## eight_stage_mult
module eight_stage_mult(clock, reset,
                        mplier, mcand, bmask_in, inst_valid_in, dest_reg_in, NPC_in,
                        br_rec_en_1, br_rec_en_2, br_marker_1, br_marker_2, br_mispre_1, br_mispre_2,
                        bmask_out, product, inst_valid_out, dest_reg_out, NPC_out);
Size in the first run: roughly 9000 cells after synthesis, ~840 flip-flops, about 350 I/O pins, ~0.085 mm^2 of cells after synthesis.
Settings: LEC_CHECK=0, CAP_MARGIN=5, CORE_MARGIN=2, CORE_UTILIZATION=72, CTS_CLUSTER_SIZE=63, PLACE_DENSITY=0.66, SLEW_MARGIN=20; clock period 6.92 ns.
run.sh (not shown) runs the stock make flow with config.mk's settings and CLKGATE_MAP_FILE=.
The baseline finished with negative setup slack left.
Edit:
ABC_AREA = 0   (was default)
CAP_MARGIN = 20   (was 5)
CELL_PAD_IN_SITES_DETAIL_PLACEMENT = 0   (was default)
CELL_PAD_IN_SITES_GLOBAL_PLACEMENT = 0   (was default)
CTS_CLUSTER_DIAMETER = 172   (was default)
CTS_CLUSTER_SIZE = 14   (was 63)
GPL_ROUTABILITY_DRIVEN = 1   (was default)
GPL_TIMING_DRIVEN = 1   (was default)
MAX_ROUTING_LAYER = met4   (was default)
PLACE_DENSITY = 0.65   (was 0.66)
SETUP_SLACK_MARGIN = 1.72   (was default)
clock period = 7.0 ns   (was 6.92 ns; I/O delays follow)
The changed run completed, yet does not pass: negative setup slack.
Routed wire length grows by 12%.
Register-to-register slack gets better by 20 ps.
Global-route usage grows by 4.4 points.
Setup slack gets worse by 240 ps.
First-iteration DRC count grows by 18%.
Edit:
ABC_AREA = default   (was 0)
CELL_PAD_IN_SITES_DETAIL_PLACEMENT = default   (was 0)
CELL_PAD_IN_SITES_GLOBAL_PLACEMENT = default   (was 0)
CTS_CLUSTER_DIAMETER = default   (was 172)
CTS_CLUSTER_SIZE = default   (was 14)
GPL_ROUTABILITY_DRIVEN = default   (was 1)
GPL_TIMING_DRIVEN = default   (was 1)
MAX_ROUTING_LAYER = default   (was met4)
PLACE_DENSITY = 0.67   (was 0.65)
SETUP_SLACK_MARGIN = 1.79   (was 1.72)
clock period = 5.94 ns   (was 7.0 ns; I/O delays follow)
Effect:
- The changed run completed and failed the layout checks on negative setup slack
- setup slack got worse by 1900 ps
- via count went up by 14%
- design area went up by 5.2%
- worst hold slack got worse by 19 ps
Edit:
ABC_AREA = 1   (was default)
CAP_MARGIN = 0   (was 20)
CTS_CLUSTER_DIAMETER = 237   (was default)
CTS_CLUSTER_SIZE = 84   (was default)
HOLD_SLACK_MARGIN = -0.07   (was default)
PLACE_DENSITY = 0.37   (was 0.67)
SETUP_SLACK_MARGIN = 0.94   (was 1.79)
clock period = 3.38 ns   (was 5.94 ns; I/O delays follow)
Now the flow died in global routing (GRT-0116). Synthesized cell count rises by 27%. Die area rises by 7.1%. Area after synthesis rises by 7.2%.
Edit:
ABC_AREA = default   (was 1)
CAP_MARGIN = 20   (was 0)
CORE_ASPECT_RATIO = 0.54   (was default)
CORE_UTILIZATION = 57   (was 72)
CTS_CLUSTER_DIAMETER = default   (was 237)
CTS_CLUSTER_SIZE = default   (was 84)
HOLD_SLACK_MARGIN = default   (was -0.07)
PLACE_DENSITY = default   (was 0.37)
PLACE_DENSITY_LB_ADDON = 0.05   (was default)
SETUP_SLACK_MARGIN = 1.21   (was 0.94)
clock period = 5.01 ns   (was 3.38 ns; I/O delays follow)
=> This time the run reached the layout checks and failed them: negative setup slack. Synthesized area goes down by a few percent. Die area goes up by about a fifth. Synthesized cell count goes down by about a fifth.
Edit:
CORE_ASPECT_RATIO = default   (was 0.54)
CORE_UTILIZATION = 32   (was 57)
PLACE_DENSITY = 0.6   (was default)
PLACE_DENSITY_LB_ADDON = default   (was 0.05)
SETUP_SLACK_MARGIN = default   (was 1.21)
clock period = 8.44 ns   (was 5.01 ns; I/O delays follow)
After rerunning: Now the flow finished clean; non-clock buffer count decreases by 947; die size increases by about 80%; register-to-register slack gains 2100 ps; final area decreases by 10%; final cell count increases by about 5%; clock-buffer cell count increases by 19.
